==> design.v <==
`timescale 1ns / 1ps
module keycheck(
    input clk,
    input rst_n,
    input key,
    output reg key_v
);
    reg [2:0] key_cnt;
    always @(posedge clk or negedge rst_n) begin
        if (!rst_n)
            key_cnt <= 3'b000;
        else
            key_cnt <= {key_cnt[1:0], key};
    end
    always @(posedge clk or negedge rst_n) begin
        if (!rst_n)
            key_v <= 1'b0;
        else if (key_cnt == 3'b110)
            key_v <= 1'b1;
        else
            key_v <= 1'b0;
    end
endmodule
`timescale 1ns / 1ps
module snack_control(
    input clk,
    input rst_n,
    input key_r,
    input key_l,
    input key_u,
    input key_d,
    input [9:0] box_x,
    input [8:0] box_y,
    input [9:0] x_pos,
    input [8:0] y_pos,
    input [1:0] speed_mode,
    output reg drive,
    output  snack_r,
    output snake_head
    );
    wire key_r1;
    wire key_l1;
    wire key_u1;
    wire key_d1;
    reg [1:0] dir; 
    parameter right = 2'd0;
    parameter left = 2'd1;
    parameter up = 2'd2;
    parameter down = 2'd3;
    keycheck r_keycheck(
        .clk(clk),
        .rst_n(rst_n),
        .key(key_r),
        .key_v(key_r1)
    );
    keycheck l_keycheck(
        .clk(clk),
        .rst_n(rst_n),
        .key(key_l),
        .key_v(key_l1)
    );
    keycheck u_keycheck(
        .clk(clk),
        .rst_n(rst_n),
        .key(key_u),
        .key_v(key_u1)
    );
    keycheck d_keycheck(
        .clk(clk),
        .rst_n(rst_n),
        .key(key_d),
        .key_v(key_d1)
    );
    always @(posedge clk or negedge rst_n)
        if (!rst_n) dir <= right;
        else if (key_r1 && dir != left) dir <= right;
        else if (key_l1 && dir != right) dir <= left;
        else if (key_u1 && dir != down) dir <= up;
        else if (key_d1 && dir != up) dir <= down;
    reg [9:0] snack_x[19:0];
    reg [8:0] snack_y[19:0];
    reg [20:0] cnt_m; 
    reg [20:0]update_time;
    always @( posedge clk or negedge rst_n) begin
    if(!rst_n)
        update_time = 19'd4200;
      else begin
         case (speed_mode)
         2'b00: update_time <= 20'd6200;  
         2'b01: update_time <= 20'd4200;  
         2'b10: update_time <= 20'd3200;  
         endcase
        end
    end
     reg fin;
    always @(posedge clk or negedge rst_n)
        if (!rst_n) cnt_m <= 19'd0;
        else if (fin) cnt_m <= 19'd0;
        else if (cnt_m == update_time) cnt_m <= 19'd0;
        else cnt_m <= cnt_m + 19'd1;
    always @(posedge clk or negedge rst_n)
        if (!rst_n) begin
            snack_x[0] <= 10'd400;
            snack_y[0] <= 10'd300;
        end else if (cnt_m == update_time)
            case (dir)
                right: if (snack_x[0] >= 10'd799) snack_x[0] <= 10'd0;
                       else snack_x[0] <= snack_x[0] + 10'd5;
                left: if (snack_x[0] == 10'd0) snack_x[0] <= 10'd799;
                      else snack_x[0] <= snack_x[0] - 10'd5;
                up: if (snack_y[0] >= 10'd599) snack_y[0] <= 10'd0;
                    else snack_y[0] <= snack_y[0] + 10'd5;
                down: if (snack_y[0] == 10'd0) snack_y[0] <= 10'd599;
                      else snack_y[0] <= snack_y[0] - 10'd5;
            endcase
    always @(posedge clk or negedge rst_n)
        if (!rst_n) begin
            snack_x[1] <= 10'd0;
            snack_y[1] <= 10'd0;
            snack_x[2] <= 10'd0;
            snack_y[2] <= 10'd0;
            snack_x[3] <= 10'd0;
            snack_y[3] <= 10'd0;
            snack_x[4] <= 10'd0;
            snack_y[4] <= 10'd0;
            snack_x[5] <= 10'd0;
            snack_y[5] <= 10'd0;
            snack_x[6] <= 10'd0;
            snack_y[6] <= 10'd0;
            snack_x[7] <= 10'd0;
            snack_y[7] <= 10'd0;
            snack_x[8] <= 10'd0;
            snack_y[8] <= 10'd0;
            snack_x[9] <= 10'd0;
            snack_y[9] <= 10'd0;
            snack_x[10] <= 10'd0;
            snack_y[10] <= 10'd0;
            snack_x[11] <= 10'd0;
            snack_y[11] <= 10'd0;
            snack_x[12] <= 10'd0;
            snack_y[12] <= 10'd0;
            snack_x[13] <= 10'd0;
            snack_y[13] <= 10'd0;
            snack_x[14] <= 10'd0;
            snack_y[14] <= 10'd0;
            snack_x[15] <= 10'd0;
            snack_y[15] <= 10'd0;
            snack_x[16] <= 10'd0;
            snack_y[16] <= 10'd0;
            snack_x[17] <= 10'd0;
            snack_y[17] <= 10'd0;
            snack_x[18] <= 10'd0;
            snack_y[18] <= 10'd0;
            snack_x[19] <= 10'd0;
            snack_y[19] <= 10'd0;
        end else if (cnt_m == update_time) begin
            snack_x[1] <= snack_x[0];
            snack_y[1] <= snack_y[0];
            snack_x[2] <= snack_x[1];
            snack_y[2] <= snack_y[1];
            snack_x[3] <= snack_x[2];
            snack_y[3] <= snack_y[2];
            snack_x[4] <= snack_x[3];
            snack_y[4] <= snack_y[3];
            snack_x[5] <= snack_x[4];
            snack_y[5] <= snack_y[4];
            snack_x[6] <= snack_x[5];
            snack_y[6] <= snack_y[5];
            snack_x[7] <= snack_x[6];
            snack_y[7] <= snack_y[6];
            snack_x[8] <= snack_x[7];
            snack_y[8] <= snack_y[7];
            snack_x[9] <= snack_x[8];
            snack_y[9] <= snack_y[8];
            snack_x[10] <= snack_x[9];
            snack_y[10] <= snack_y[9];
            snack_x[11] <= snack_x[10];
            snack_y[11] <= snack_y[10];
            snack_x[12] <= snack_x[11];
            snack_y[12] <= snack_y[11];
            snack_x[13] <= snack_x[12];
            snack_y[13] <= snack_y[12];
            snack_x[14] <= snack_x[13];
            snack_y[14] <= snack_y[13];
            snack_x[15] <= snack_x[14];
            snack_y[15] <= snack_y[14];
            snack_x[16] <= snack_x[15];
            snack_y[16] <= snack_y[15];
            snack_x[17] <= snack_x[16];
            snack_y[17] <= snack_y[16];
            snack_x[18] <= snack_x[17];
            snack_y[18] <= snack_y[17];
            snack_x[19] <= snack_x[18];
            snack_y[19] <= snack_y[18];
        end
    reg [4:0] length;
    always @(posedge clk or negedge rst_n)
        if (!rst_n) begin
            length <= 5'd1;
            drive <= 1'd0;
        end else if (drive) drive <= 1'd0;
        else if (snack_x[0] >= box_x-10'd10&&snack_x[0]<=box_x+10'd10 && snack_y[0] >= box_y-10'd10&&snack_y[0]<=box_y+10'd10) begin
            drive <= 1'd1;
            if (length < 5'd20) length <= length + 5'd1;
            else length <= length;
        end
    always @(posedge clk or negedge rst_n)
        if (!rst_n) fin <= 1'b0;
        else if ((snack_x[0] == snack_x[1] && snack_y[0] == snack_y[1]) ||
                 (snack_x[0] == snack_x[2] && snack_y[0] == snack_y[2]) ||
                 (snack_x[0] == snack_x[3] && snack_y[0] == snack_y[3]) ||
                 (snack_x[0] == snack_x[4] && snack_y[0] == snack_y[4]) ||
                 (snack_x[0] == snack_x[5] && snack_y[0] == snack_y[5]) ||
                 (snack_x[0] == snack_x[6] && snack_y[0] == snack_y[6]) ||
                 (snack_x[0] == snack_x[7] && snack_y[0] == snack_y[7]) ||
                 (snack_x[0] == snack_x[8] && snack_y[0] == snack_y[8]) ||
                 (snack_x[0] == snack_x[9] && snack_y[0] == snack_y[9]) ||
                 (snack_x[0] == snack_x[10] && snack_y[0] == snack_y[10]) ||
                 (snack_x[0] == snack_x[11] && snack_y[0] == snack_y[11]) ||
                 (snack_x[0] == snack_x[12] && snack_y[0] == snack_y[12]) ||
                 (snack_x[0] == snack_x[13] && snack_y[0] == snack_y[13]) ||
                 (snack_x[0] == snack_x[14] && snack_y[0] == snack_y[14]) ||
                 (snack_x[0] == snack_x[15] && snack_y[0] == snack_y[15]) ||
                 (snack_x[0] == snack_x[16] && snack_y[0] == snack_y[16]) ||
                 (snack_x[0] == snack_x[17] && snack_y[0] == snack_y[17]) ||
                 (snack_x[0] == snack_x[18] && snack_y[0] == snack_y[18]) ||
                 (snack_x[0] == snack_x[19] && snack_y[0] == snack_y[19] )) fin <= 1'b1;
                      assign snack_r = (
                (x_pos >= snack_x[1]-10'd10 && x_pos <= snack_x[1]+10'd10)&&(y_pos >= snack_y[1]-10'd10 && y_pos <= snack_y[1]+10'd10)&&length > 5'd1)||
                ((x_pos >= snack_x[2]-10'd10 && x_pos <= snack_x[2]+10'd10)&&(y_pos >= snack_y[2]-10'd10 && y_pos <= snack_y[2]+10'd10)&&length > 5'd2)||
                ((x_pos >= snack_x[3]-10'd10 && x_pos <= snack_x[3]+10'd10)&&(y_pos >= snack_y[3]-10'd10 && y_pos <= snack_y[3]+10'd10)&&length > 5'd3)||
                ((x_pos >= snack_x[4]-10'd10 && x_pos <= snack_x[4]+10'd10)&&(y_pos >= snack_y[4]-10'd10 && y_pos <= snack_y[4]+10'd10)&&length > 5'd4)||
                ((x_pos >= snack_x[5]-10'd10 && x_pos <= snack_x[5]+10'd10)&&(y_pos >= snack_y[5]-10'd10 && y_pos <= snack_y[5]+10'd10)&&length > 5'd5)||
                ((x_pos >= snack_x[6]-10'd10 && x_pos <= snack_x[6]+10'd10)&&(y_pos >= snack_y[6]-10'd10 && y_pos <= snack_y[6]+10'd10)&&length > 5'd6)||
                ((x_pos >= snack_x[7]-10'd10 && x_pos <= snack_x[7]+10'd10)&&(y_pos >= snack_y[7]-10'd10 && y_pos <= snack_y[7]+10'd10)&&length > 5'd7)||
                ((x_pos >= snack_x[8]-10'd10 && x_pos <= snack_x[8]+10'd10)&&(y_pos >= snack_y[8]-10'd10 && y_pos <= snack_y[8]+10'd10)&&length > 5'd8)||
                ((x_pos >= snack_x[9]-10'd10 && x_pos <= snack_x[9]+10'd10)&&(y_pos >= snack_y[9]-10'd10 && y_pos <= snack_y[9]+10'd10)&&length > 5'd9)||
                ((x_pos >= snack_x[10]-10'd10 && x_pos <= snack_x[10]+10'd10)&&(y_pos >= snack_y[10]-10'd10 && y_pos <= snack_y[10]+10'd10)&&length > 5'd10)||
                ((x_pos >= snack_x[11]-10'd10 && x_pos <= snack_x[11]+10'd10)&&(y_pos >= snack_y[11]-10'd10 && y_pos <= snack_y[11]+10'd10)&&length > 5'd11)||
                ((x_pos >= snack_x[12]-10'd10 && x_pos <= snack_x[12]+10'd10)&&(y_pos >= snack_y[12]-10'd10 && y_pos <= snack_y[12]+10'd10)&&length > 5'd12)||
                ((x_pos >= snack_x[13]-10'd10 && x_pos <= snack_x[13]+10'd10)&&(y_pos >= snack_y[13]-10'd10 && y_pos <= snack_y[13]+10'd10)&&length > 5'd13)||
                ((x_pos >= snack_x[14]-10'd10 && x_pos <= snack_x[14]+10'd10)&&(y_pos >= snack_y[14]-10'd10 && y_pos <= snack_y[14]+10'd10)&&length > 5'd14)||
                ((x_pos >= snack_x[15]-10'd10 && x_pos <= snack_x[15]+10'd10)&&(y_pos >= snack_y[15]-10'd10 && y_pos <= snack_y[15]+10'd10)&&length > 5'd15)||
                ((x_pos >= snack_x[16]-10'd10 && x_pos <= snack_x[16]+10'd10)&&(y_pos >= snack_y[16]-10'd10 && y_pos <= snack_y[16]+10'd10)&&length > 5'd16)||
                ((x_pos >= snack_x[17]-10'd10 && x_pos <= snack_x[17]+10'd10)&&(y_pos >= snack_y[17]-10'd10 && y_pos <= snack_y[17]+10'd10)&&length > 5'd17)||
                ((x_pos >= snack_x[18]-10'd10 && x_pos <= snack_x[18]+10'd10)&&(y_pos >= snack_y[18]-10'd10 && y_pos <= snack_y[18]+10'd10)&&length > 5'd18)||
                ((x_pos >= snack_x[19]-10'd10 && x_pos <= snack_x[19]+10'd10)&&(y_pos >= snack_y[19]-10'd10 && y_pos <= snack_y[19]+10'd10)&&length > 5'd19);
                  assign snake_head=((x_pos >= snack_x[0]-10'd10 && x_pos <= snack_x[0]+10'd10)&&(y_pos >= snack_y[0]-10'd10 && y_pos <= snack_y[0]+10'd10));
endmodule
`timescale 1ns / 1ps
module random(
    input clk,
    input rst_n,
    output reg [8:0] rand_num
    );
    always @(posedge clk or negedge rst_n)
        if (!rst_n) rand_num <= 9'd132;
        else begin
            rand_num[0] <= rand_num[8];
            rand_num[1] <= rand_num[0];
            rand_num[2] <= rand_num[1];
            rand_num[3] <= rand_num[2];
            rand_num[4] <= rand_num[3] ^ rand_num[8];
            rand_num[5] <= rand_num[4] ^ rand_num[8];
            rand_num[6] <= rand_num[5] ^ rand_num[8];
            rand_num[7] <= rand_num[6];
            rand_num[8] <= rand_num[7];
            if (rand_num > 9'd240)
                rand_num <= rand_num % 9'd240;
        end
endmodule
`timescale 1ns / 1ps
module box_create(
    input clk,
    input rst_n,
    input [8:0] rand_num,
    input rand_drive,
    output reg [9:0] rand_x,
    output reg [9:0] rand_y
    );
    reg flag;
    always @(posedge clk or negedge rst_n)
        if (!rst_n) begin
            rand_x <= 9'd300;
            rand_y <= 9'd300;
            flag <= 1'b0;
        end else if (rand_drive) begin
            flag <= 1'b1;
            rand_x <= rand_num;
        end else if (flag == 1'b1) begin
            rand_y <= rand_num;
            flag <= 1'b0;
        end
endmodule
`timescale 1ns / 1ps
module random_box(
    input clk,
    input rst_n,
    input drive,
    output wire [9:0] box_x,
    output wire [9:0] box_y
    );
    wire [8:0] rand_num;
    random U1_random(
        .clk(clk),
        .rst_n(rst_n),
        .rand_num(rand_num)
    );
    wire [9:0] rand_x;
    wire [9:0] rand_y;
    box_create U1_box_create(
        .clk(clk),
        .rst_n(rst_n),
        .rand_num(rand_num),
        .rand_drive(drive),
        .rand_x(rand_x),
        .rand_y(rand_y)
    );
    assign box_x = rand_x;
    assign box_y = rand_y;
endmodule
`timescale 1ns / 1ps
module PS2(
	input clk, rst,
	input ps2_clk, ps2_data,
	output reg up, left, right, down
	);
reg ps2_clk_falg0, ps2_clk_falg1, ps2_clk_falg2;
wire negedge_ps2_clk = !ps2_clk_falg1 & ps2_clk_falg2;
reg negedge_ps2_clk_shift;
reg [9:0] data;
reg data_break, data_done, data_expand;
reg[7:0]temp_data;
reg[3:0]num;
always@(posedge clk or posedge rst)begin
	if(rst)begin
		ps2_clk_falg0<=1'b0;
		ps2_clk_falg1<=1'b0;
		ps2_clk_falg2<=1'b0;
	end
	else begin
		ps2_clk_falg0<=ps2_clk;
		ps2_clk_falg1<=ps2_clk_falg0;
		ps2_clk_falg2<=ps2_clk_falg1;
	end
end
always@(posedge clk or posedge rst)begin
	if(rst)
		num<=4'd0;
	else if (num==4'd11)
		num<=4'd0;
	else if (negedge_ps2_clk)
		num<=num+1'b1;
end
always@(posedge clk)begin
	negedge_ps2_clk_shift<=negedge_ps2_clk;
end
always@(posedge clk or posedge rst)begin
	if(rst)
		temp_data<=8'd0;
	else if (negedge_ps2_clk_shift)begin
		case(num)
			4'd2 : temp_data[0]<=ps2_data;
			4'd3 : temp_data[1]<=ps2_data;
			4'd4 : temp_data[2]<=ps2_data;
			4'd5 : temp_data[3]<=ps2_data;
			4'd6 : temp_data[4]<=ps2_data;
			4'd7 : temp_data[5]<=ps2_data;
			4'd8 : temp_data[6]<=ps2_data;
			4'd9 : temp_data[7]<=ps2_data;
			default: temp_data<=temp_data;
		endcase
	end
	else temp_data<=temp_data;
end
always@(posedge clk or posedge rst)begin
	if(rst)begin
		data_break<=1'b0;
		data<=10'd0;
		data_done<=1'b0;
		data_expand<=1'b0;
	end
	else if(num==4'd11)begin
		if(temp_data==8'hE0)begin
			data_expand<=1'b1;
		end
		else if(temp_data==8'hF0)begin
			data_break<=1'b1;
		end
		else begin
			data<={data_expand,data_break,temp_data};
			data_done<=1'b1;
			data_expand<=1'b0;
			data_break<=1'b0;
		end
	end
	else begin
		data<=data;
		data_done<=1'b0;
		data_expand<=data_expand;
		data_break<=data_break;
	end
end
always @(posedge clk or posedge rst) begin
	if (rst) begin
		up <= 1'b0; left <= 1'b0; right <= 1'b0; down <= 1'b0;
	end
	else case (data)
        10'h275:down <= 1;
        10'h375:down <= 0;
        10'h26B:left <= 1;
        10'h36B:left <= 0;
        10'h274:right <= 1;
        10'h374:right <= 0;
        10'h272:up<=1;
        10'h372:up<=0;
    endcase
end
endmodule
`timescale 1ns / 1ps
module VGA(
	input clk,                    
	input rst,
	input [11:0]Din,			 
	output reg [8:0]row,		 
	output reg [9:0]col,		 
	output reg rdn,			 
	output reg [3:0]R, G, B, 
	output reg HS, VS			 
   );
reg [9:0] h_count;  
	always @ (posedge clk) begin
		if (rst)  h_count <= 10'h0;
		else if  (h_count == 10'd799)
					 h_count <= 10'h0;
			  else h_count <= h_count + 10'h1;
	end
reg [9:0] v_count;  
	always @ (posedge clk or posedge rst) begin
		if (rst)  v_count <= 10'h0;
		else if  (h_count == 10'd799) begin
					if (v_count == 10'd524) v_count <= 10'h0;
					else v_count <= v_count + 10'h1;
		end
	end
wire	[9:0] row_addr = v_count - 10'd35;		 
wire	[9:0] col_addr = h_count - 10'd143;		 
wire			h_sync = (h_count > 10'd95);		 
wire			v_sync = (v_count > 10'd1);		 
wire			read   = (h_count > 10'd142) &&	 
							(h_count < 10'd783) &&	 
							(v_count > 10'd34)  &&	 
							(v_count < 10'd525);		 
always @ (posedge clk) begin
	row <= row_addr[8:0];	 
	col <= col_addr;			 
	rdn <= ~read;				 
	HS  <= h_sync;				 
	VS  <= v_sync;				 
	R   <= rdn ? 4'h0 : Din[3:0];		 
	G	 <= rdn ? 4'h0 : Din[7:4];		 
	B	 <= rdn ? 4'h0 : Din[11:8];	 
end
endmodule
`timescale 1ns / 1ps
module draw_snake(
    input clk,
    input rdn,
    input [8:0] row,
    input [9:0] col,
    input rst_n,
    input [9:0] box_x,
    input [8:0] box_y,
    output reg [11:0] pixel,
    input snake_r,
    input snake_head
    );
    parameter RED = 12'b0000_0000_1111;
    parameter GREEN = 12'b0000_1111_0000;
    parameter BLUE = 12'b1111_0000_0000;
    parameter YELLOW = 12'b0000_1111_1111;
    always @(posedge clk ) begin
        if (rst_n==0) pixel <= YELLOW;
        else if (!rdn) begin 
        if(snake_head) pixel<=YELLOW;
          else  if (snake_r) pixel <= GREEN; 
            else if (col >= box_x-10'd10 &&col<=box_x+10'd10 && row>=box_y-10'd10&& row<=box_y+10'd10) pixel <= RED; 
            else pixel <= 12'h000; 
        end
    end
endmodule
`timescale 1ns / 1ps
module Bpmusic(
input key,
input clk,
output reg beep
);
reg [15:0] cnt;
reg [15:0] prediv;
reg [12:0] delay;
always @(posedge clk) begin
if (key == 1'b1) begin
	beep <= 1'b0;
	delay <= 13'd0;
	cnt <= 16'd0;
	prediv <= 16'hBA9E;
end
else begin
	cnt <= cnt + 1'b1;
	if (cnt == prediv) begin
		beep <= ~beep;
		cnt <= 0;
		delay <= delay +1'b1;
		case(delay)
			13'd1000:prediv <= 16'hA648;
			13'd2000:prediv <= 16'h941F;
			13'd3000:prediv <= 16'h8BCF;
			13'd4000:prediv <= 16'h7C90;
			13'd5000:prediv <= 16'h6EFA;
			13'd6000:prediv <= 16'h62DD;
			13'd7000:begin
				prediv <= 16'hBA9E;
				delay <= 13'd0;
				end
			default : prediv <= prediv;
			endcase
	end
end 
end
endmodule
`timescale 1ns / 1ps
module snack(
    input ps2_data,
    input ps2_clk,
    input clk,
    input [1:0] speed_mode,
    input rst_n,
    input key,
    output hsync,
    output vsync,
    output beep,
    output [3:0] vga_r,
    output [3:0] vga_g,
    output [3:0] vga_b
    );
    wire key_r,key_l,key_u,key_d;
    PS2 ps2(.clk(clk),.rst(!rst_n),.ps2_clk(ps2_clk),.ps2_data(ps2_data),.up(key_u),.left(key_l),.right(key_r),.down(key_d));
    wire [9:0] col;
    wire [8:0] row;
    wire [9:0] box_x;
    wire [8:0] box_y;
    wire drive;
    wire snake_r;
    wire snake_head;
    snack_control u1_snack_control(
        .clk(clk),
        .rst_n(rst_n),
        .key_r(key_r),
        .key_l(key_l),
        .key_u(key_u),
        .key_d(key_d),
        .box_x(box_x),
        .box_y(box_y),
        .x_pos(col),
        .y_pos(row),
        .speed_mode(speed_mode),
        .drive(drive),
        .snack_r(snake_r),
        .snake_head(snake_head)
                  );
    random_box u1_random_box(
        .clk(clk),
        .rst_n(rst_n),
        .drive(drive), 
        .box_x(box_x), 
        .box_y(box_y)
    );
    wire [11:0] pixel;
    wire rdn;
    reg control_signal;
    wire [3:0]vga_r1;
    wire [3:0]vga_g1;
    wire [3:0]vga_b1;
    wire hsync1;
    wire vsync1;
    wire [3:0]vga_r2;
    wire [3:0]vga_g2;
    wire [3:0]vga_b2;
    wire hsync2;
    wire vsync2;
    VGA vga0(
        .clk(clk),
        .rst(!rst_n),
        .R(vga_r1),
        .G(vga_g1),
        .B(vga_b1),
        .HS(hsync1),
        .VS(vsync1),
        .row(row),
        .col(col),
        .rdn(rdn),
        .Din(pixel)
    );
    assign vga_r2 = 4'h0;
    assign vga_g2 = 4'h0;
    assign vga_b2 = 4'h0;
    assign hsync2 = 1'b0;
    assign vsync2 = 1'b0;
    draw_snake draw(
        .clk(clk),
        .rdn(rdn),
        .row(row),
        .col(col),
        .rst_n(rst_n),
        .box_x(box_x),
        .box_y(box_y),
        .pixel(pixel),
        .snake_r(snake_r),
        .snake_head(snake_head)
    );
    always @(posedge clk or negedge rst_n) begin
        if (!rst_n) begin
            control_signal <= 1'b0;  
        end else begin
            control_signal <=1'b1;
        end
    end
    assign vga_r = control_signal ? vga_r1 : vga_r2;
    assign vga_g = control_signal ? vga_g1 : vga_g2;
    assign vga_b = control_signal ? vga_b1 : vga_b2;
    assign hsync = control_signal ? hsync1 : hsync2;
    assign vsync = control_signal ? vsync1 : vsync2;
    Bpmusic music (
    .clk(clk),
    .key(key),
    .beep(beep)
    );
endmodule
==> run.sh <==
#!/bin/bash
# the make line also repeats each setting of config.mk as NAME=value (left out here)
make -C /OpenROAD-flow-scripts/flow DESIGN_CONFIG=/design/flow/config.mk WORK_HOME=/design/flow/orfs CLKGATE_MAP_FILE= finish
==> config.mk <==
export PLATFORM = sky130hd
export DESIGN_NAME = snack
export DESIGN_NICKNAME = snack
export VERILOG_FILES = /design/flow/design.v
export SDC_FILE = /design/flow/constraint.sdc
export NUM_CORES = 4
export LEC_CHECK = 0
export ABC_AREA = 1
export CAP_MARGIN = 40
export CELL_PAD_IN_SITES_GLOBAL_PLACEMENT = 2
export CORE_ASPECT_RATIO = 0.76
export CORE_MARGIN = 2
export CORE_UTILIZATION = 57
export CTS_CLUSTER_SIZE = 57
export GPL_TIMING_DRIVEN = 1
export PLACE_DENSITY_LB_ADDON = 0.1
export SLEW_MARGIN = 20
export TNS_END_PERCENT = 70
==> constraint.sdc <==
create_clock -name core_clock -period 18.4 [get_ports {clk}]
set_input_delay 3.6800 -clock core_clock [delete_from_list [all_inputs] [get_ports {clk}]]
set_output_delay 3.6800 -clock core_clock [all_outputs]
set_load 0.01 [all_outputs]
==> flow_metrics.rpt, run 1 <==
==== FLOW RESULTS ====
----------------------------------------------------
[Synthesis]
  Top cells by count, synth ........................ sky130_fd_sc_hd__nand2_1, sky130_fd_sc_hd__ha_1, sky130_fd_sc_hd__inv_1
  Top post-synthesis cells by area ........................ sky130_fd_sc_hd__dfrtp_1, sky130_fd_sc_hd__ha_1, sky130_fd_sc_hd__xor2_1
  Yosys-reported design area after synthesis ........................ 57000 um^2
  FA/HA/MAJ Cells, Area Fraction ........................ 19.1%
  Yosys top cell area share ........................ 21.1%
  Parity-gate share of the synthesized area counting xor and xnor cells ........................ 13.2%
  Most repeated cell in the gate-level netlist after synthesis ........................ sky130_fd_sc_hd__nand2_1
  Synthesized registers ........................ 584
  Seq share, synth ........................ 25.0%
  Count of instantiated cells in the yosys netlist ........................ 7738
  Post-synthesis async set-or-reset flop share ........................ 85.8%
  Proportion of synthesized area in mux cells ........................ 0.0593%
  Ys Warns ........................ 12
  Biggest combinational cell group after synthesis ........................ simple AND/OR/NAND/NOR gates
  Cell Area, Synth ........................ 57000 um^2
  Post-synthesis share of cell area spent on and-or and or-and gates ........................ 11.8%
  AND/OR/NAND/NOR Cells, Area Fraction ........................ 22.9%
  Synthesized area per cell ........................ 7.36 um^2
  Most frequently used flop master after synthesis ........................ sky130_fd_sc_hd__dfrtp_1
  Leading area contributor after synthesis ........................ sky130_fd_sc_hd__dfrtp_1
  Synth unique cells ........................ 65
  Number of flops mapped to enable cells by yosys ........................ 0
  Post-synthesis cell count ........................ 7738

[Floorplanning]
  Die boundary width ........................ 367 um
  Core Area ........................ 99500 um^2
  Core utilization at floorplan ........................ 57.3%
  Die Outline Area ........................ 102000 um^2
  Die height ........................ 280 um
  Number of rows in the core area ........................ 101

[Outcome]
  Result of the run ........................ did not finish
  Stopped at ........................ 3_1_place_gp_skip_io
  Err ........................ [ERROR FLW-0024] Place density exceeds 1.0 (current PLACE_DENSITY_LB_ADDON =  0.1). Please check if the value of  PLACE_DENSITY_LB_ADDON is between 0 and 0.99.

----------------------------------------------------
==> run 2: changes to the inputs <==
ABC_AREA = not set   (was 1)
CAP_MARGIN = 20   (was 40)
CELL_PAD_IN_SITES_GLOBAL_PLACEMENT = not set   (was 2)
CORE_ASPECT_RATIO = not set   (was 0.76)
CORE_UTILIZATION = 72   (was 57)
CTS_CLUSTER_SIZE = not set   (was 57)
GPL_TIMING_DRIVEN = not set   (was 1)
PLACE_DENSITY_LB_ADDON = not set   (was 0.1)
SETUP_SLACK_MARGIN = 0.13   (was not set)
TNS_END_PERCENT = not set   (was 70)
clock period = 5.7 ns   (was 18.4 ns; I/O delays follow)
==> flow_metrics.rpt, run 2 <==
==== FLOW RESULTS ====
----------------------------------------------------
[Outcome]
  Result of the run ........................ finished clean

[Floorplanning]
  Core utilization at floorplan ........................ 72.5%
  Die Outline Area ........................ 78600 um^2
  Die height ........................ 280 um
  Core Area ........................ 75800 um^2
  Number of rows in the core area ........................ 101
  Die boundary width ........................ 280 um
  I/O pin total ........................ 22

[Power]
  Switching part of the total power ........................ 32.3%
  P_int ........................ 8.20 mW
  Part of the total power dissipated in the clock network ........................ 40.7%
  Clk. pwr ........................ 4.92 mW
  Static leakage ........................ 27.6 nW
  Net switching power ........................ 3.90 mW
  Power share of the sequential group ........................ 38.0%
  Combinational group share of total power ........................ 21.3%
  Power attributed to sequential cells ........................ 4.60 mW
  Top power group ........................ the clock network
  Power dissipated in combinational cells ........................ 2.57 mW
  Design Power ........................ 12.1 mW
  Power density over the cells ........................ 208 nW/um^2
  Maximum vdd drop ........................ 0.000488 V

[Synthesis]
  Post-synthesis async set-or-reset flop share ........................ 85.8%
  FA/HA/MAJ Cells, Area Fraction ........................ 19.8%
  Most frequently used flop master after synthesis ........................ sky130_fd_sc_hd__dfrtp_1
  Top post-synthesis cells by area ........................ sky130_fd_sc_hd__dfrtp_1, sky130_fd_sc_hd__ha_1, sky130_fd_sc_hd__nand2_1
  Synth unique cells ........................ 87
  Most repeated cell in the gate-level netlist after synthesis ........................ sky130_fd_sc_hd__nand2_1
  Seq share, synth ........................ 25.9%
  Ys Warns ........................ 12
  Yosys top cell area share ........................ 21.9%
  Cell Area, Synth ........................ 55000 um^2
  Yosys-reported design area after synthesis ........................ 55000 um^2
  Parity-gate share of the synthesized area counting xor and xnor cells ........................ 16.0%
  Synthesized area per cell ........................ 8.21 um^2
  Count of instantiated cells in the yosys netlist ........................ 6698
  Synthesized registers ........................ 584
  Top cells by count, synth ........................ sky130_fd_sc_hd__nand2_1, sky130_fd_sc_hd__ha_1, sky130_fd_sc_hd__xor2_1
  Post-synthesis share of cell area spent on and-or and or-and gates ........................ 12.9%
  Leading area contributor after synthesis ........................ sky130_fd_sc_hd__dfrtp_1
  AND/OR/NAND/NOR Cells, Area Fraction ........................ 19.8%
  Biggest combinational cell group after synthesis ........................ simple AND/OR/NAND/NOR gates
  Post-synthesis cell count ........................ 6698
  Number of flops mapped to enable cells by yosys ........................ 0
  Proportion of synthesized area in mux cells ........................ 0.908%

[Detailed routing]
  Drt total wl ........................ 169000 um
  Routed wirelength normalized by instance count ........................ 22.6 um
  Count of antenna-violating nets left after detailed routing ........................ 0
  DRC violations left ........................ 0
  Via count ........................ 49000
  Number of optimization iterations in the first detailed-route pass ........................ 6
  Via/cell ratio ........................ 6.55
  Initial DRC count ........................ 4577

[Setup path]
  Cell at the slowest stage of the critical path ........................ sky130_fd_sc_hd__a2111oi_0
  Reg2reg end ........................ draw.pixel[6]
  Number of buffer and inverter instances along the worst setup path ........................ 1
  Sequence of cells on the critical path ........................ inv_1 -> ha_1 -> o21ai_0 -> nor3_1 -> xnor2_1 -> ha_1 -> a2111oi_0 -> nand3_1 -> a41oi_1 -> nor4b_1 -> o211ai_2 -> nand4_1 -> or4_1 -> or3_1 -> o32a_1
  Delay of the slowest cell on the worst path ........................ 670 ps
  Worst EP required ........................ 6240 ps
  Dominant delay contributor by cell family on the critical path ........................ AND-OR/OR-AND gates
  Reg2Reg Depth ........................ 15
  Startpoint-to-endpoint class of the critical path ........................ register to register
  Category of the worst setup path launch point ........................ register
  Setup slack, reg-to-reg ........................ 1120 ps
  Critical-path maximum fanout ........................ 7
  Arr. time, crit path ........................ 5120 ps
  Crit Reg-Reg Startpoint ........................ u1_snack_control.snack_x[12][1]
  Most repeated library cell on the critical path ........................ sky130_fd_sc_hd__ha_1
  End of the critical path ........................ draw.pixel[6]
  Setup crit start ........................ u1_snack_control.snack_x[12][1]
  Crit path depth ........................ 15
  Kind of end point of the critical path ........................ register

[Global routing]
  All-Layer GR Usage ........................ 42.7%
  Maximum number of pins on one net before global-route repair ........................ 213
  Initial antenna violation count ........................ 6
  GR Overflow Total ........................ 0
  Global-route wire length before repair ........................ 264000 um
  Via count of the first global-routing pass ........................ 46900

[Timing]
  Rel. slew slack ........................ 20.5%
  Max-slew violations ........................ 0
  Hold slack ........................ 376 ps
  Min Tclk post-route ........................ 4580 ps
  Worst Skew ........................ 38.4 ps
  Final-report hold violation count ........................ 0
  Number of endpoints failing setup at the final stage ........................ 0
  Actual slew at the worst max-slew pin ........................ 1180 ps
  Total Neg Setup Slack ........................ 0 ps
  Period utilisation layout ........................ 80.3%
  FMAX ........................ 219 MHz
  RSZ-0062 raised after global routing ........................ no

[Placed design]
  Gpl congestion ........................ 0.994
  Number of I/O port buffers ........................ 17
  Half-perimeter wire length after detailed placement ........................ 118000 um

[Final layout]
  Util after Layout ........................ 76.6%
  Layout overhead on the synthesized area ........................ 5.69%
  Final net count ........................ 7308

[Clock network]
  Skew-Pair Late Insertion Delay ........................ 660 ps
  CTS Hold Bufs ........................ 0
  Root buffer cell ........................ sky130_fd_sc_hd__clkbuf_16
  Number of CTS-inserted buffers ........................ 70
  H-Tree Depth ........................ 3
  CTS tree ........................ done
  Post_cts resized ........................ 0
  Clock transition at the register clock pins on the worst setup and hold paths after CTS ........................ 60 ps
  Maximum number of buffers from clock root to sink ........................ 3
  Clk sink count ........................ 584
  Setup bufs post-CTS ........................ 0

[Worst hold path]
  Worst Hold Launch ........................ u1_snack_control.d_keycheck.key_cnt[0]
  Hold-critical path depth ........................ 0
  Sink of the worst hold path ........................ u1_snack_control.d_keycheck.key_cnt[1]
  Path class of the lowest-slack min-delay path ........................ register to register

[Job]
  Count of maximum capacitance violations ........................ 0
  OpenROAD warning count ........................ 114

----------------------------------------------------
[run 2: cell type report]
cell class	count	area (um^2)
Clock buffer	106	2080
Antenna cell	3	7.51
Tap cell	978	1220
Sequential cell	584	14300
Clock inverter	23	480
Fill cell	5682	17700
Inverter	228	856
Timing Repair Buffer	105	1010
Multi-Input combinational cell	5444	38200
[run 2: routing by layer]
| metal | routed length (um) | global-route usage (%) | share of wire (%) |
|---|---|---|---|
| met2 | 72800 | 65.7 | 43 |
| met1 | 68000 | 56.0 | 40 |
| met4 | 10400 | 23.2 | 6.2 |
| met3 | 17500 | 9.17 | 10 |
| met5 | 40 | 0 | 0.024 |
[run 2: metrics by stage]
stage	setup WS (ps)	area, um^2	std cells
4_1_cts	1210	58100	7468
2_1_floorplan	1890	55000	6701
3_3_place_gp	1400	55500	7338
3_5_place_dp	1240	55500	7339
6_report	1120	58100	7471
5_1_grt	980	58100	7468
==> run 3: changes to the inputs <==
ABC_AREA = 1   (was not set)
CAP_MARGIN = 0   (was 20)
CTS_CLUSTER_DIAMETER = 232   (was not set)
PLACE_DENSITY = 0.64   (was not set)
SETUP_SLACK_MARGIN = -0.92   (was 0.13)
clock period = 15.4 ns   (was 5.7 ns; I/O delays follow)
==> flow_metrics.rpt, run 3 <==
==== FLOW RESULTS ====
----------------------------------------------------
[Clock network]
  Root buffer cell ........................ sky130_fd_sc_hd__clkbuf_16
  Clk sink count ........................ 584
  CTS Hold Bufs ........................ 0
  Post_cts resized ........................ 0
  Number of CTS-inserted buffers ........................ 71
  CTS tree ........................ done
  Skew-Pair Late Insertion Delay ........................ 660 ps
  Clock transition at the register clock pins on the worst setup and hold paths after CTS ........................ 70 ps
  H-Tree Depth ........................ 3
  Setup bufs post-CTS ........................ 0
  Maximum number of buffers from clock root to sink ........................ 3

[Floorplanning]
  Die boundary width ........................ 285 um
  Number of rows in the core area ........................ 103
  Core utilization at floorplan ........................ 72.4%
  I/O pin total ........................ 22
  Die height ........................ 285 um
  Core Area ........................ 78600 um^2
  Die Outline Area ........................ 81400 um^2

[Detailed routing]
  Number of optimization iterations in the first detailed-route pass ........................ 6
  Via count ........................ 52800
  DRC violations left ........................ 0
  Via/cell ratio ........................ 6.08
  Drt total wl ........................ 169000 um
  Initial DRC count ........................ 5048
  Routed wirelength normalized by instance count ........................ 19.5 um
  Count of antenna-violating nets left after detailed routing ........................ 0

[Worst hold path]
  Sink of the worst hold path ........................ u1_snack_control.d_keycheck.key_cnt[2]
  Hold-critical path depth ........................ 0
  Worst Hold Launch ........................ u1_snack_control.d_keycheck.key_cnt[1]
  Path class of the lowest-slack min-delay path ........................ register to register

[Power]
  Part of the total power dissipated in the clock network ........................ 38.6%
  P_int ........................ 2.99 mW
  Static leakage ........................ 29.1 nW
  Clk. pwr ........................ 1.76 mW
  Net switching power ........................ 1.58 mW
  Power share of the sequential group ........................ 36.7%
  Switching part of the total power ........................ 34.5%
  Top power group ........................ the clock network
  Combinational group share of total power ........................ 24.7%
  Power dissipated in combinational cells ........................ 1.13 mW
  Power density over the cells ........................ 76.0 nW/um^2
  Maximum vdd drop ........................ 0.000122 V
  Power attributed to sequential cells ........................ 1.68 mW

[Setup path]
  Worst EP required ........................ 15950 ps
  Arr. time, crit path ........................ 5940 ps
  Kind of end point of the critical path ........................ register
  Crit path depth ........................ 7
  Category of the worst setup path launch point ........................ input port
  Startpoint-to-endpoint class of the critical path ........................ input port to register
  Most repeated library cell on the critical path ........................ sky130_fd_sc_hd__buf_4
  Critical-path maximum fanout ........................ 121
  Reg2reg end ........................ u1_snack_control.snack_y[0][6]
  End of the critical path ........................ draw.pixel[6]
  Setup crit start ........................ rst_n
  Number of buffer and inverter instances along the worst setup path ........................ 5
  Setup slack, reg-to-reg ........................ 11640 ps
  Sequence of cells on the critical path ........................ buf_8 -> buf_4 -> buf_12 -> buf_4 -> inv_1 -> a21oi_1 -> nand2_1
  Delay of the slowest cell on the worst path ........................ 720 ps
  Crit Reg-Reg Startpoint ........................ u1_snack_control.update_time[5]
  Reg2Reg Depth ........................ 10
  Dominant delay contributor by cell family on the critical path ........................ buffers and inverters
  Cell at the slowest stage of the critical path ........................ sky130_fd_sc_hd__buf_4

[Synthesis]
  Synthesized registers ........................ 584
  Synth unique cells ........................ 65
  Post-synthesis share of cell area spent on and-or and or-and gates ........................ 11.8%
  FA/HA/MAJ Cells, Area Fraction ........................ 19.1%
  Post-synthesis async set-or-reset flop share ........................ 85.8%
  Post-synthesis cell count ........................ 7738
  Cell Area, Synth ........................ 57000 um^2
  Parity-gate share of the synthesized area counting xor and xnor cells ........................ 13.2%
  Most frequently used flop master after synthesis ........................ sky130_fd_sc_hd__dfrtp_1
  Ys Warns ........................ 12
  Number of flops mapped to enable cells by yosys ........................ 0
  Synthesized area per cell ........................ 7.36 um^2
  Yosys top cell area share ........................ 21.1%
  Top cells by count, synth ........................ sky130_fd_sc_hd__nand2_1, sky130_fd_sc_hd__ha_1, sky130_fd_sc_hd__inv_1
  Yosys-reported design area after synthesis ........................ 57000 um^2
  Seq share, synth ........................ 25.0%
  Top post-synthesis cells by area ........................ sky130_fd_sc_hd__dfrtp_1, sky130_fd_sc_hd__ha_1, sky130_fd_sc_hd__xor2_1
  Proportion of synthesized area in mux cells ........................ 0.0593%
  Count of instantiated cells in the yosys netlist ........................ 7738
  Most repeated cell in the gate-level netlist after synthesis ........................ sky130_fd_sc_hd__nand2_1
  AND/OR/NAND/NOR Cells, Area Fraction ........................ 22.9%
  Biggest combinational cell group after synthesis ........................ simple AND/OR/NAND/NOR gates
  Leading area contributor after synthesis ........................ sky130_fd_sc_hd__dfrtp_1

[Global routing]
  GR Overflow Total ........................ 0
  Maximum number of pins on one net before global-route repair ........................ 248
  All-Layer GR Usage ........................ 41.0%
  Via count of the first global-routing pass ........................ 50000
  Initial antenna violation count ........................ 7
  Global-route wire length before repair ........................ 267000 um

[Outcome]
  Result of the run ........................ finished clean

[Final layout]
  Post-route cell area ........................ 60100 um^2
  Layout overhead on the synthesized area ........................ 5.44%
  Util after Layout ........................ 76.4%
  Final net count ........................ 8453
  Tally of filler cells in the layout ........................ 6126

[Timing]
  RSZ-0062 raised after global routing ........................ no
  Final-report hold violation count ........................ 0
  Period utilisation layout ........................ 35.0%
  FMAX ........................ 185 MHz
  Max-slew violations ........................ 0
  Rel. slew slack ........................ 12.5%
  Number of endpoints failing setup at the final stage ........................ 0
  Min Tclk post-route ........................ 5400 ps
  Actual slew at the worst max-slew pin ........................ 1300 ps
  Worst Skew ........................ 33.7 ps
  Total Neg Setup Slack ........................ 0 ps

[Job]
  Count of maximum capacitance violations ........................ 0
  OpenROAD warning count ........................ 109

[Placed design]
  Half-perimeter wire length after detailed placement ........................ 118000 um
  Number of I/O port buffers ........................ 17
  Gpl congestion ........................ 0.973
  Placed cell areas ........................ 57600 um^2

----------------------------------------------------
-- run 3: layout make-up --
| type | instances | area, um^2 | area share, % |
|---|---|---|---|
| antenna | 1 | 2.50 | 0.00417 |
| clock buffer | 102 | 2030 | 3.39 |
| clock inverter | 28 | 384 | 0.640 |
| inverter | 870 | 3270 | 5.44 |
| multi-input combinational | 5980 | 38200 | 63.6 |
| sequential | 584 | 14200 | 23.7 |
| tap | 1050 | 1310 | 2.19 |
| timing repair buffer | 71 | 606 | 1.01 |
-- run 3: stage by stage --
step | cells | total power [mW] | hold slack [ps] | setup WS, ps
6_report | 8686 | 4.56 | 377 | 10000
5_1_grt | 8685 | 4.75 | 384 | 9560
4_1_cts | 8685 | 4.54 | 378 | 9910
3_5_place_dp | 8555 | 2.79 | 364 | 9250
3_3_place_gp | 8555 | 2.75 | 349 | 9270
2_1_floorplan | 7741 | 2.45 | 331 | 11410
-- run 3: layer usage --
| metal | track usage, % | wire, um | up-vias |
|---|---|---|---|
| li1 | - | - | 25300 |
| met3 | 10.1 | 18000 | 529 |
| met4 | 17.3 | 7650 | 8 |
| met1 | 54.0 | 69500 | 24700 |
| met2 | 64.3 | 73800 | 2307 |
| met5 | 0 | 55 | - |
==> run 4: changes to the inputs <==
CELL_PAD_IN_SITES_DETAIL_PLACEMENT = 0   (was not set)
CELL_PAD_IN_SITES_GLOBAL_PLACEMENT = 0   (was not set)
CTS_CLUSTER_DIAMETER = 295   (was 232)
CTS_CLUSTER_SIZE = 17   (was not set)
HOLD_SLACK_MARGIN = 0.29   (was not set)
MIN_ROUTING_LAYER = met1   (was not set)
PLACE_DENSITY = not set   (was 0.64)
PLACE_DENSITY_LB_ADDON = 0.02   (was not set)
SETUP_SLACK_MARGIN = not set   (was -0.92)
clock period = 5.7 ns   (was 15.4 ns; I/O delays follow)
==> flow_metrics.rpt, run 4 <==
==== FLOW RESULTS ====
----------------------------------------------------
[Final layout]
  Layout overhead on the synthesized area ........................ 3.38%
  Util after Layout ........................ 74.9%
  Final net count ........................ 8429

[Timing]
  FMAX ........................ 264 MHz
  Min Tclk post-route ........................ 3780 ps
  Rel. slew slack ........................ 27.3%
  Hold slack ........................ 387 ps
  Total Neg Setup Slack ........................ 0 ps
  Setup slack after layout ........................ 1920 ps
  Number of endpoints failing setup at the final stage ........................ 0
  RSZ-0062 raised after global routing ........................ no
  Worst Skew ........................ 26.7 ps
  Max-slew violations ........................ 0
  Final-report hold violation count ........................ 0
  Period utilisation layout ........................ 66.4%
  Actual slew at the worst max-slew pin ........................ 1090 ps

[Setup path]
  Arr. time, crit path ........................ 4350 ps
  Reg2reg end ........................ draw.pixel[3]
  Number of buffer and inverter instances along the worst setup path ........................ 1
  Kind of end point of the critical path ........................ register
  Category of the worst setup path launch point ........................ register
  Setup crit start ........................ u1_snack_control.snack_x[8][1]
  Dominant delay contributor by cell family on the critical path ........................ simple AND/OR/NAND/NOR gates
  End of the critical path ........................ draw.pixel[3]
  Most repeated library cell on the critical path ........................ sky130_fd_sc_hd__nand2_1
  Worst EP required ........................ 6270 ps
  Crit Reg-Reg Startpoint ........................ u1_snack_control.snack_x[8][1]
  Crit path depth ........................ 21
  Sequence of cells on the critical path ........................ inv_1 -> ha_1 -> or2_2 -> nand3_1 -> nor3_1 -> xor2_1 -> ha_1 -> a21oi_1 -> o21a_1 -> nand3_1 -> nor2_1 -> nor2_1 -> nand2_1 -> nand2_1 -> nor2_1 -> nand2_1 -> nor2_1 -> nand3_1 -> nand2_1 -> nand2_1 -> nand2_1
  Cell at the slowest stage of the critical path ........................ sky130_fd_sc_hd__nor2_1
  Delay of the slowest cell on the worst path ........................ 630 ps
  Critical-path maximum fanout ........................ 6
  Setup slack, reg-to-reg ........................ 1920 ps
  Reg2Reg Depth ........................ 21
  Startpoint-to-endpoint class of the critical path ........................ register to register

[Floorplanning]
  Number of rows in the core area ........................ 103
  Core Area ........................ 78600 um^2
  I/O pin total ........................ 22
  Die height ........................ 285 um
  Core utilization at floorplan ........................ 72.4%
  Die Outline Area ........................ 81400 um^2
  Die boundary width ........................ 285 um

[Synthesis]
  Number of flops mapped to enable cells by yosys ........................ 0
  Synth unique cells ........................ 65
  AND/OR/NAND/NOR Cells, Area Fraction ........................ 22.9%
  Cell Area, Synth ........................ 57000 um^2
  Most frequently used flop master after synthesis ........................ sky130_fd_sc_hd__dfrtp_1
  Post-synthesis async set-or-reset flop share ........................ 85.8%
  Top cells by count, synth ........................ sky130_fd_sc_hd__nand2_1, sky130_fd_sc_hd__ha_1, sky130_fd_sc_hd__inv_1
  FA/HA/MAJ Cells, Area Fraction ........................ 19.1%
  Biggest combinational cell group after synthesis ........................ simple AND/OR/NAND/NOR gates
  Synthesized registers ........................ 584
  Seq share, synth ........................ 25.0%
  Leading area contributor after synthesis ........................ sky130_fd_sc_hd__dfrtp_1
  Most repeated cell in the gate-level netlist after synthesis ........................ sky130_fd_sc_hd__nand2_1
  Post-synthesis cell count ........................ 7738
  Yosys top cell area share ........................ 21.1%
  Post-synthesis share of cell area spent on and-or and or-and gates ........................ 11.8%
  Synthesized area per cell ........................ 7.36 um^2
  Count of instantiated cells in the yosys netlist ........................ 7738
  Ys Warns ........................ 12
  Proportion of synthesized area in mux cells ........................ 0.0593%
  Top post-synthesis cells by area ........................ sky130_fd_sc_hd__dfrtp_1, sky130_fd_sc_hd__ha_1, sky130_fd_sc_hd__xor2_1
  Yosys-reported design area after synthesis ........................ 57000 um^2
  Parity-gate share of the synthesized area counting xor and xnor cells ........................ 13.2%

[Clock network]
  Clock transition at the register clock pins on the worst setup and hold paths after CTS ........................ 90 ps
  H-Tree Depth ........................ 2
  Root buffer cell ........................ sky130_fd_sc_hd__clkbuf_16
  Maximum number of buffers from clock root to sink ........................ 3
  Number of CTS-inserted buffers ........................ 40
  Skew-Pair Late Insertion Delay ........................ 620 ps
  Setup bufs post-CTS ........................ 0
  Clk sink count ........................ 584
  CTS Hold Bufs ........................ 0
  CTS tree ........................ done
  Post_cts resized ........................ 0

[Outcome]
  Result of the run ........................ finished clean

[Power]
  Design Power ........................ 10.6 mW
  Power share of the sequential group ........................ 43.8%
  Clk. pwr ........................ 2.99 mW
  Switching part of the total power ........................ 36.5%
  Power attributed to sequential cells ........................ 4.62 mW
  Top power group ........................ sequential cells
  Net switching power ........................ 3.85 mW
  Power dissipated in combinational cells ........................ 2.95 mW
  Combinational group share of total power ........................ 27.9%
  Maximum vdd drop ........................ 0.000381 V
  Static leakage ........................ 28.5 nW
  Part of the total power dissipated in the clock network ........................ 28.3%
  Power density over the cells ........................ 179 nW/um^2
  P_int ........................ 6.70 mW

[Detailed routing]
  Via/cell ratio ........................ 6.14
  DRC violations left ........................ 0
  Routed wirelength normalized by instance count ........................ 19.8 um
  Via count ........................ 53100
  Number of optimization iterations in the first detailed-route pass ........................ 6
  Initial DRC count ........................ 5352
  Drt total wl ........................ 171000 um
  Count of antenna-violating nets left after detailed routing ........................ 0

[Job]
  OpenROAD warning count ........................ 107
  Count of maximum capacitance violations ........................ 0

[Worst hold path]
  Sink of the worst hold path ........................ u1_snack_control.r_keycheck.key_cnt[2]
  Worst Hold Launch ........................ u1_snack_control.r_keycheck.key_cnt[1]
  Path class of the lowest-slack min-delay path ........................ register to register
  Hold-critical path depth ........................ 0

[Global routing]
  Initial antenna violation count ........................ 1
  Global-route wire length before repair ........................ 271000 um
  GR Overflow Total ........................ 0
  Via count of the first global-routing pass ........................ 50500
  All-Layer GR Usage ........................ 41.5%
  Maximum number of pins on one net before global-route repair ........................ 251

[Placed design]
  Number of I/O port buffers ........................ 17
  Gpl congestion ........................ 0.989
  Worst slack at placement ........................ 2110 ps
  Half-perimeter wire length after detailed placement ........................ 126000 um

----------------------------------------------------
## run 4: layout make-up
cell class | instances | area [um^2]
well taps | 1050 | 1310
diodes | 1 | 2.50
repair buffers | 78 | 683
clock buffers | 71 | 1140
inverters | 870 | 3270
flip-flops and latches | 584 | 14200
clock inverters | 3 | 33.8
fillers | 6231 | 19700
multi-input cells | 5980 | 38200
## run 4: routing by layer
layer  up-vias  share of wire (%)  routed length (um)  GRT usage [%]
met5         -                  0                   0              0
met4         0                5.1                8800           18.9
met3       543                 11               18100           8.06
met2      2484                 43               73400           64.4
met1     24800                 41               70600           56.0
li1      25200                  -                   -              -
## run 4: metrics by stage
step | area (um^2) | instances
2_1_floorplan | 57000 | 7741
3_3_place_gp | 57700 | 8562
3_5_place_dp | 57700 | 8562
4_1_cts | 58900 | 8636
5_1_grt | 58900 | 8636
6_report | 58900 | 8637
==> run 5: changes to the inputs <==
ABC_AREA = not set   (was 1)
CAP_MARGIN = 30   (was 0)
CORE_ASPECT_RATIO = 1.03   (was not set)
CORE_UTILIZATION = 55   (was 72)
CTS_CLUSTER_DIAMETER = not set   (was 295)
CTS_CLUSTER_SIZE = not set   (was 17)
HOLD_SLACK_MARGIN = not set   (was 0.29)
PLACE_DENSITY = 0.45   (was not set)
PLACE_DENSITY_LB_ADDON = not set   (was 0.02)
SETUP_SLACK_MARGIN = 1.08   (was not set)
clock period = 4.3 ns   (was 5.7 ns; I/O delays follow)
==> flow_metrics.rpt, run 5 <==
==== FLOW RESULTS ====
----------------------------------------------------
[Setup path]
  Crit path depth ........................ 15
  Setup crit start ........................ u1_snack_control.snack_x[16][2]
  Kind of end point of the critical path ........................ register
  Cell at the slowest stage of the critical path ........................ sky130_fd_sc_hd__or4_4
  Critical-path maximum fanout ........................ 2
  Category of the worst setup path launch point ........................ register
  Number of buffer and inverter instances along the worst setup path ........................ 2
  Sequence of cells on the critical path ........................ inv_2 -> ha_4 -> nor2b_2 -> or4_4 -> buf_4 -> xor2_1 -> ha_1 -> o211ai_1 -> a21oi_1 -> a221oi_2 -> a21oi_2 -> and3_4 -> or4_4 -> or3_4 -> o32a_1
  Setup slack, reg-to-reg ........................ 400 ps
  Dominant delay contributor by cell family on the critical path ........................ simple AND/OR/NAND/NOR gates
  Delay of the slowest cell on the worst path ........................ 570 ps
  Arr. time, crit path ........................ 4460 ps
  Startpoint-to-endpoint class of the critical path ........................ register to register
  Reg2Reg Depth ........................ 15
  Crit Reg-Reg Startpoint ........................ u1_snack_control.snack_x[16][2]
  Most repeated library cell on the critical path ........................ sky130_fd_sc_hd__or4_4
  Reg2reg end ........................ draw.pixel[6]
  Worst EP required ........................ 4850 ps
  End of the critical path ........................ draw.pixel[6]

[Timing]
  Worst Skew ........................ 35.5 ps
  FMAX ........................ 256 MHz
  Rel. slew slack ........................ 28.7%
  RSZ-0062 raised after global routing ........................ yes
  Total Neg Setup Slack ........................ 0 ps
  Final-report hold violation count ........................ 0
  Min Tclk post-route ........................ 3900 ps
  Period utilisation layout ........................ 90.8%
  Hold slack ........................ 155 ps
  Number of endpoints failing setup at the final stage ........................ 0
  Actual slew at the worst max-slew pin ........................ 1060 ps
  Max-slew violations ........................ 0

[Clock network]
  Skew-Pair Late Insertion Delay ........................ 670 ps
  Clk sink count ........................ 584
  Clock transition at the register clock pins on the worst setup and hold paths after CTS ........................ 70 ps
  CTS Hold Bufs ........................ 0
  Maximum number of buffers from clock root to sink ........................ 3
  Root buffer cell ........................ sky130_fd_sc_hd__clkbuf_16
  CTS tree ........................ done
  Number of CTS-inserted buffers ........................ 73
  H-Tree Depth ........................ 3

[Detailed routing]
  Number of optimization iterations in the first detailed-route pass ........................ 6
  Detail Route met3 WL ........................ 13600 um
  Via/cell ratio ........................ 6.07
  DRC violations left ........................ 0
  Routed wirelength normalized by instance count ........................ 23.4 um
  Met1 wire length ........................ 80400 um
  Highest routed metal layer ........................ met5
  Met2 wire len ........................ 82400 um
  Via count ........................ 48400
  Drt total wl ........................ 186000 um
  Initial DRC count ........................ 3988
  Count of antenna-violating nets left after detailed routing ........................ 0

[Outcome]
  Result of the run ........................ finished clean

[Floorplanning]
  Die boundary width ........................ 316 um
  Number of rows in the core area ........................ 117
  Core utilization at floorplan ........................ 55.6%
  I/O pin total ........................ 22
  Die height ........................ 325 um
  Core Area ........................ 99000 um^2
  Die Outline Area ........................ 103000 um^2

[Global routing]
  GR Overflow Total ........................ 0
  Maximum number of pins on one net before global-route repair ........................ 136
  Via count of the first global-routing pass ........................ 46400
  All-Layer GR Usage ........................ 35.9%
  Global-route wire length before repair ........................ 283000 um
  Initial antenna violation count ........................ 2

[Power]
  Maximum vdd drop ........................ 0.000371 V
  Switching part of the total power ........................ 33.3%
  Clk. pwr ........................ 6.45 mW
  Net switching power ........................ 5.36 mW
  Part of the total power dissipated in the clock network ........................ 40.1%
  Power attributed to sequential cells ........................ 5.98 mW
  Power density over the cells ........................ 268 nW/um^2
  Top power group ........................ the clock network
  Combinational group share of total power ........................ 22.8%
  Power dissipated in combinational cells ........................ 3.66 mW
  P_int ........................ 10.7 mW
  Static leakage ........................ 28.5 nW
  Power share of the sequential group ........................ 37.2%

[Synthesis]
  Leading area contributor after synthesis ........................ sky130_fd_sc_hd__dfrtp_1
  Parity-gate share of the synthesized area counting xor and xnor cells ........................ 16.0%
  Most repeated cell in the gate-level netlist after synthesis ........................ sky130_fd_sc_hd__nand2_1
  Count of instantiated cells in the yosys netlist ........................ 6698
  Number of flops mapped to enable cells by yosys ........................ 0
  Synthesized registers ........................ 584
  Yosys-reported design area after synthesis ........................ 55000 um^2
  Top cells by count, synth ........................ sky130_fd_sc_hd__nand2_1, sky130_fd_sc_hd__ha_1, sky130_fd_sc_hd__xor2_1
  Post-synthesis cell count ........................ 6698
  Post-synthesis share of cell area spent on and-or and or-and gates ........................ 12.9%
  Proportion of synthesized area in mux cells ........................ 0.908%
  Cell Area, Synth ........................ 55000 um^2
  FA/HA/MAJ Cells, Area Fraction ........................ 19.8%
  Post-synthesis async set-or-reset flop share ........................ 85.8%
  Ys Warns ........................ 12
  Synth unique cells ........................ 87
  Biggest combinational cell group after synthesis ........................ simple AND/OR/NAND/NOR gates
  AND/OR/NAND/NOR Cells, Area Fraction ........................ 19.8%
  Synthesized area per cell ........................ 8.21 um^2
  Yosys top cell area share ........................ 21.9%
  Most frequently used flop master after synthesis ........................ sky130_fd_sc_hd__dfrtp_1
  Top post-synthesis cells by area ........................ sky130_fd_sc_hd__dfrtp_1, sky130_fd_sc_hd__ha_1, sky130_fd_sc_hd__nand2_1
  Seq share, synth ........................ 25.9%

[Worst hold path]
  Path class of the lowest-slack min-delay path ........................ input port to async pin

[Placed design]
  Number of I/O port buffers ........................ 17
  Gpl congestion ........................ 0.981
  Half-perimeter wire length after detailed placement ........................ 135000 um

[Final layout]
  Layout overhead on the synthesized area ........................ 9.26%
  Tally of filler cells in the layout ........................ 9091
  Final net count ........................ 7464

[Job]
  Count of maximum capacitance violations ........................ 0
  OpenROAD warning count ........................ 118

----------------------------------------------------
-- run 5: metal layers --
metal,global-route usage [%],up-vias
met5,0.568,-
met1,47.9,23300
met4,17.2,2
met3,6.36,450
li1,-,23000
met2,56.0,1658
-- run 5: stage by stage --
| step | std cells | area [um^2] | worst slack, ps | total power [mW] | utilization (%) |
|---|---|---|---|---|---|
| 2_1_floorplan | 6701 | 55100 | 800 | 8.21 | - |
| 3_3_place_gp | 7801 | 57100 | 250 | 9.59 | 57.7 |
| 3_5_place_dp | 7801 | 57100 | 140 | 9.63 | 57.7 |
| 4_1_cts | 7950 | 59900 | 425 | 16.1 | 60.5 |
| 5_1_grt | 7959 | 60100 | 276 | 16.8 | 60.7 |
| 6_report | 7963 | 60100 | 398 | 16.1 | 60.7 |
-- run 5: final cells by class --
cell class,instances,area (um^2),share of cell area [%]
clock inverters,40,503,0.837
multi-input cells,5444,38500,64.1
diodes,4,10.0,0.0167
repair buffers,258,2270,3.78
inverters,228,856,1.42
flip-flops and latches,584,14300,23.8
well taps,1309,1640,2.73
clock buffers,96,2010,3.35
-- run 5: what timing repair did --
item / CTS / global route
resized: 47 / 32
endpoints found under the setup margin: 8 / 15
pin swaps: 16 / 14
setup buffers: 13 / 7
==> run 6: changes to the inputs <==
ABC_AREA = 1   (was not set)
CAP_MARGIN = 0   (was 30)
CELL_PAD_IN_SITES_DETAIL_PLACEMENT = 2   (was 0)
CORE_ASPECT_RATIO = 1.12   (was 1.03)
CORE_UTILIZATION = 41   (was 55)
CTS_CLUSTER_DIAMETER = 290   (was not set)
CTS_CLUSTER_SIZE = 95   (was not set)
GPL_ROUTABILITY_DRIVEN = 0   (was not set)
GPL_TIMING_DRIVEN = 0   (was not set)
HOLD_SLACK_MARGIN = -0.04   (was not set)
MAX_ROUTING_LAYER = met5   (was not set)
MIN_ROUTING_LAYER = met2   (was met1)
PLACE_DENSITY = not set   (was 0.45)
PLACE_DENSITY_LB_ADDON = 0.3   (was not set)
SETUP_SLACK_MARGIN = 0.85   (was 1.08)
TNS_END_PERCENT = 75   (was not set)
clock period = 10.3 ns   (was 4.3 ns; I/O delays follow)
==> flow_metrics.rpt, run 6 <==
==== FLOW RESULTS ====
----------------------------------------------------
[Outcome]
  Result of the run ........................ did not finish
  Stopped at ........................ 5_1_grt
  Err ........................ [ERROR GRT-0116] Global routing finished with congestion. Check the congestion regions in the DRC Viewer.

[Synthesis]
  Cell Area, Synth ........................ 57000 um^2
  AND/OR/NAND/NOR Cells, Area Fraction ........................ 22.9%
  Leading area contributor after synthesis ........................ sky130_fd_sc_hd__dfrtp_1
  Post-synthesis async set-or-reset flop share ........................ 85.8%
  Yosys-reported design area after synthesis ........................ 57000 um^2
  Top cells by count, synth ........................ sky130_fd_sc_hd__nand2_1, sky130_fd_sc_hd__ha_1, sky130_fd_sc_hd__inv_1
  Seq share, synth ........................ 25.0%
  Count of instantiated cells in the yosys netlist ........................ 7738
  Number of flops mapped to enable cells by yosys ........................ 0
  Synthesized area per cell ........................ 7.36 um^2
  Post-synthesis share of cell area spent on and-or and or-and gates ........................ 11.8%
  FA/HA/MAJ Cells, Area Fraction ........................ 19.1%
  Ys Warns ........................ 12
  Most repeated cell in the gate-level netlist after synthesis ........................ sky130_fd_sc_hd__nand2_1
  Synthesized registers ........................ 584
  Top post-synthesis cells by area ........................ sky130_fd_sc_hd__dfrtp_1, sky130_fd_sc_hd__ha_1, sky130_fd_sc_hd__xor2_1
  Proportion of synthesized area in mux cells ........................ 0.0593%
  Parity-gate share of the synthesized area counting xor and xnor cells ........................ 13.2%
  Synth unique cells ........................ 65
  Most frequently used flop master after synthesis ........................ sky130_fd_sc_hd__dfrtp_1
  Yosys top cell area share ........................ 21.1%
  Biggest combinational cell group after synthesis ........................ simple AND/OR/NAND/NOR gates
  Post-synthesis cell count ........................ 7738

[Clock network]
  Maximum number of buffers from clock root to sink ........................ 3
  Clk sink count ........................ 584
  Root buffer cell ........................ sky130_fd_sc_hd__clkbuf_16
  H-Tree Depth ........................ 1
  Setup bufs post-CTS ........................ 0
  Post_cts resized ........................ 0
  Number of CTS-inserted buffers ........................ 10
  CTS Hold Bufs ........................ 0

[Global routing]
  GR Overflow Total ........................ 2325
  All-Layer GR Usage ........................ 87.1%

[Floorplanning]
  Core Area ........................ 138000 um^2
  Number of rows in the core area ........................ 144
  Die Outline Area ........................ 142000 um^2
  I/O pin total ........................ 22
  Core utilization at floorplan ........................ 41.4%
  Die boundary width ........................ 356 um
  Die height ........................ 398 um

[Placed design]
  Count of placed standard cells including taps ........................ 9607
  Half-perimeter wire length after detailed placement ........................ 297000 um
  Number of I/O port buffers ........................ 16

----------------------------------------------------
-- run 6: per-stage QoR --
| step | setup slack (ps) | cell area, um^2 |
|---|---|---|
| floorplan | 7050 | 57000 |
| global placement | -16160 | 59400 |
| detailed placement | 4170 | 60100 |
| CTS | 4030 | 60500 |
-- run 6: routing by layer --
metal	global-route usage, %	GRT overflow
met1	-	-
met2	88.2	579
met3	92.5	1105
met4	75.6	398
met5	87.9	243
Power figures rest on the tool's default switching activity, not on a simulated workload.
